==> inputs of v14 <==
==> flow/design.v (excerpt) <==
module mac_demo(input    clk, 
           input    reset, 
           input    ena,
   	   input    signed [16-1 : 0] k,
           input    signed [16-1 : 0] x,   
           output   signed [2 * 16 - 1 : 0] acc_out
          ) ;
           wire     signed [2 * 16 - 1 : 0] p ;
           wire     signed [2 * 16 - 1 : 0] acc_in ;
   multiplier  #(.width(16)) mult_0(.multiplicand(k),
                                          .multiplier(x),
                       			  .product(p)
                			  ) ;
   adder     #(.width(2*16)) add_0(.a(p),
                			 .b(acc_out),
                			 .sum(acc_in)
               				) ;
   accumulator  #(.width(2*16))  acc_0(.clk(clk),
                   			     .reset(reset),
                   			     .ena(ena),
                   			     .acc_in(acc_in),
                   			     .acc_out(acc_out)
                   			) ;
endmodule
export LEC_CHECK = 0
export ABC_AREA = 1
export CAP_MARGIN = 20
export CORE_MARGIN = 2
export CORE_UTILIZATION = 68
export CTS_CLUSTER_DIAMETER = 42
export HOLD_SLACK_MARGIN = 0.27
export SLEW_MARGIN = 20
create_clock -name core_clock -period 3.83 [get_ports {clk}]
run.sh (not shown) runs the stock make flow with config.mk's settings and CLKGATE_MAP_FILE=.
==> v17: changes against v14 <==
CORE_MARGIN = 9   (was 2)
CORE_UTILIZATION = 63   (was 68)
CTS_CLUSTER_DIAMETER = 268   (was 42)
HOLD_SLACK_MARGIN = unset   (was 0.27)
PLACE_DENSITY = 0.89   (was unset)
TNS_END_PERCENT = 5   (was unset)
==> flow/constraint.sdc (replaced) <==
create_clock -name core_clock -period 7.0 [get_ports {clk}]
set_input_delay 1.4000 -clock core_clock [delete_from_list [all_inputs] [get_ports {clk}]]
set_output_delay 1.4000 -clock core_clock [all_outputs]
set_load 0.01 [all_outputs]
==> v31: changes against v14 <==
ABC_AREA = unset   (was 1)
CORE_UTILIZATION = 72   (was 68)
CTS_CLUSTER_DIAMETER = 391   (was 42)
CTS_CLUSTER_SIZE = 95   (was unset)
HOLD_SLACK_MARGIN = unset   (was 0.27)
PLACE_DENSITY = 0.36   (was unset)
==> flow/constraint.sdc (replaced) <==
create_clock -name core_clock -period 5.93 [get_ports {clk}]
set_input_delay 1.1860 -clock core_clock [delete_from_list [all_inputs] [get_ports {clk}]]
set_output_delay 1.1860 -clock core_clock [all_outputs]
set_load 0.01 [all_outputs]
==> v3: changes against v14 <==
ABC_AREA = unset   (was 1)
CORE_UTILIZATION = 40   (was 68)
CTS_CLUSTER_DIAMETER = unset   (was 42)
HOLD_SLACK_MARGIN = unset   (was 0.27)
==> flow/constraint.sdc (replaced) <==
create_clock -name core_clock -period 7.0 [get_ports {clk}]
set_input_delay 1.4000 -clock core_clock [delete_from_list [all_inputs] [get_ports {clk}]]
set_output_delay 1.4000 -clock core_clock [all_outputs]
set_load 0.01 [all_outputs]
==> comparison table <==
| item | v3 | v14 | v31 | v17 |
|---|---|---|---|---|
| Result of the run | finished clean | stopped before the end | finished with violations | finished clean |
| Failing step | - | global routing | - | - |
| Reasons for failing layout checks | - | - | setup timing | - |
| First DRT Iteration DRCs | 470 | - | 1,145 | 820 |
| Placement Setup Slack | -0.736 ns | -2.71 ns | -1.48 ns | -0.392 ns |
| Portion of the post-synthesis area used by sequential elements | 5.32% | 4.98% | 5.32% | 4.98% |
| Number of cells traversed by the worst hold path | 2 | - | 2 | 2 |
| Net count, final | 1,935 | - | 1,952 | 2,202 |
| Clock latency (worst-skew pair) | 0.28 ns | - | 0.30 ns | 0.28 ns |
| Type of destination of the critical path | flip-flop | - | flip-flop | flip-flop |
| Remaining design rule violation count | 0 | - | 0 | 0 |
| YS chip area | 12,000 um2 | 12,900 um2 | 12,000 um2 | 12,900 um2 |
| Critical Path Start Type | input pin | - | input pin | input pin |
| Average routed wire per standard cell | 15.7 um | - | 23.6 um | 17.7 um |
| Final estimated routing congestion in global placement | 0.838 | 0.943 | 0.907 | 0.965 |
| Final cycle utilization of the critical path | 97.8% | - | 120% | 98.0% |
| Unique cell types | 59 | 34 | 59 | 34 |
| Chip footprint | 31,500 um2 | 20,000 um2 | 17,800 um2 | 25,900 um2 |
| Critical Path Slowest Stage Cell | fa_1 | - | fa_1 | fa_1 |
| Number of maximum-capacitance constraint violations | 0 | - | 0 | 0 |
| Synthesized area per cell | 9.22 um2 | 7.62 um2 | 9.22 um2 | 7.62 um2 |
| Area taken by flip-flops and latches | 641 um2 | - | 641 um2 | 641 um2 |
| Hold Path Origin | acc_0.acc_out[27]$_SDFFE_PP0P_ | - | acc_0.acc_out[25]$_SDFFE_PP0P_ | acc_0.acc_out[0]$_SDFFE_PP0P_ |
| Post-route cell area | 14,800 um2 | - | 15,300 um2 | 14,700 um2 |

========
==> job 2883 <==
==> flow/design.v <==
module multiplier  #(parameter width = 16)
   ( input    signed  [width-1 : 0] multiplicand,
     input    signed  [width-1 : 0] multiplier,   
     output   signed  [2 * width - 1 : 0] product
   ) ;
   assign  product = multiplicand * multiplier ;
endmodule
module  adder  #(parameter width = 32)  
		( input   signed [width-1 : 0] a ,
		  input   signed [width-1 : 0] b , 
		  output  signed [width-1 : 0] sum
		) ;
    assign   sum = a + b ;
endmodule
module accumulator #(parameter width = 32) 
	(input    clk,
     	 input    ena,
         input    reset,
         input	  signed [width - 1 : 0] acc_in,
   	 output   reg signed [width - 1 : 0] acc_out
	) ;
   always @(posedge clk) begin
      if (reset)  acc_out <= 0 ;
      else if (ena) acc_out <= acc_in ;
   end
endmodule
module mac_demo(input    clk, 
           input    reset, 
           input    ena,
   	   input    signed [16-1 : 0] k,
           input    signed [16-1 : 0] x,   
           output   signed [2 * 16 - 1 : 0] acc_out
          ) ;
           wire     signed [2 * 16 - 1 : 0] p ;
           wire     signed [2 * 16 - 1 : 0] acc_in ;
   multiplier  #(.width(16)) mult_0(.multiplicand(k),
                                          .multiplier(x),
                       			  .product(p)
                			  ) ;
   adder     #(.width(2*16)) add_0(.a(p),
                			 .b(acc_out),
                			 .sum(acc_in)
               				) ;
   accumulator  #(.width(2*16))  acc_0(.clk(clk),
                   			     .reset(reset),
                   			     .ena(ena),
                   			     .acc_in(acc_in),
                   			     .acc_out(acc_out)
                   			) ;
endmodule
==> flow/run.sh <==
#!/bin/bash
# the make line also repeats each setting of config.mk as NAME=value (left out here)
make -C /OpenROAD-flow-scripts/flow DESIGN_CONFIG=/design/flow/config.mk WORK_HOME=/design/flow/orfs CLKGATE_MAP_FILE= finish
==> flow/config.mk <==
export PLATFORM = sky130hd
export DESIGN_NAME = mac_demo
export DESIGN_NICKNAME = mac_demo
export VERILOG_FILES = /design/flow/design.v
export SDC_FILE = /design/flow/constraint.sdc
export NUM_CORES = 4
export LEC_CHECK = 0
export CAP_MARGIN = 15
export CELL_PAD_IN_SITES_DETAIL_PLACEMENT = 2
export CELL_PAD_IN_SITES_GLOBAL_PLACEMENT = 2
export CORE_ASPECT_RATIO = 1.1
export CORE_MARGIN = 2
export CORE_UTILIZATION = 40
export CTS_CLUSTER_DIAMETER = 289
export CTS_CLUSTER_SIZE = 41
export MAX_ROUTING_LAYER = met4
export SETUP_SLACK_MARGIN = 1.95
export SLEW_MARGIN = 20
==> flow/constraint.sdc <==
create_clock -name core_clock -period 7.0 [get_ports {clk}]
set_input_delay 1.4000 -clock core_clock [delete_from_list [all_inputs] [get_ports {clk}]]
set_output_delay 1.4000 -clock core_clock [all_outputs]
set_load 0.01 [all_outputs]
==> job 6849 (differences from job 2883) <==
Settings changed: CAP_MARGIN 15 to 20, CELL_PAD_IN_SITES_DETAIL_PLACEMENT 2 to not set, CELL_PAD_IN_SITES_GLOBAL_PLACEMENT 2 to not set, CORE_ASPECT_RATIO 1.1 to not set, CORE_UTILIZATION 40 to 67, CTS_CLUSTER_DIAMETER 289 to 268, CTS_CLUSTER_SIZE 41 to 95, MAX_ROUTING_LAYER met4 to not set, PLACE_DENSITY set to 0.4, SETUP_SLACK_MARGIN 1.95 to not set.
==> flow/constraint.sdc (replaced) <==
create_clock -name core_clock -period 6.3 [get_ports {clk}]
set_input_delay 1.2600 -clock core_clock [delete_from_list [all_inputs] [get_ports {clk}]]
set_output_delay 1.2600 -clock core_clock [all_outputs]
set_load 0.01 [all_outputs]
==> job 2569 (differences from job 2883) <==
Settings changed: CAP_MARGIN 15 to 20, CELL_PAD_IN_SITES_DETAIL_PLACEMENT 2 to not set, CELL_PAD_IN_SITES_GLOBAL_PLACEMENT 2 to not set, CORE_ASPECT_RATIO 1.1 to not set, CORE_UTILIZATION 40 to 61, CTS_CLUSTER_DIAMETER 289 to 348, CTS_CLUSTER_SIZE 41 to 98, MAX_ROUTING_LAYER met4 to not set, PLACE_DENSITY set to 0.37, SETUP_SLACK_MARGIN 1.95 to not set.
==> flow/constraint.sdc (replaced) <==
create_clock -name core_clock -period 3.91 [get_ports {clk}]
set_input_delay 0.7820 -clock core_clock [delete_from_list [all_inputs] [get_ports {clk}]]
set_output_delay 0.7820 -clock core_clock [all_outputs]
set_load 0.01 [all_outputs]
==> results <==
item                                                                       job 6849                  job 2569                  job 2883
Area of the placeable core                                               0.0178 mm2                0.0194 mm2                0.0296 mm2
Clock insertion delay at the later pin of the skew report                    290 ps                    280 ps                    290 ps
Global-route total usage across every layer                                   33.4%                     33.2%                     31.9%
Largest net degree at the start of global routing                                35                        31                        35
Via count of the first global-routing pass                                    10400                     10700                     12500
Worst hold path cell count                                                        2                         3                         2
Post-detailed-route via-to-cell ratio                                          5.46                      5.30                      5.35
Violation tally from detailed-route iteration zero                              461                       444                       392
Clock Buffer Count                                                                5                         6                         7
Signal buffers                                                                  271                       334                       296
Average wire per cell in the routed design                                  17.8 um                   18.2 um                   28.1 um
Data arrival, critical path                                                 6880 ps                   6440 ps                   7440 ps
Cell count after placement                                                     1720                      1794                      1878
Met1 GRT Util                                                                 42.6%                     40.2%                     31.8%
Result of the run                                          finished with violations  finished with violations  finished with violations
Reasons for failing layout checks                              negative setup slack      negative setup slack      negative setup slack
Non-filler instance count after layout                                         1771                      1870                      1940
Final setup vio count                                                            17                        27                         9
Met3 layer wire length in the routed design                                 1560 um                   1770 um                   1750 um
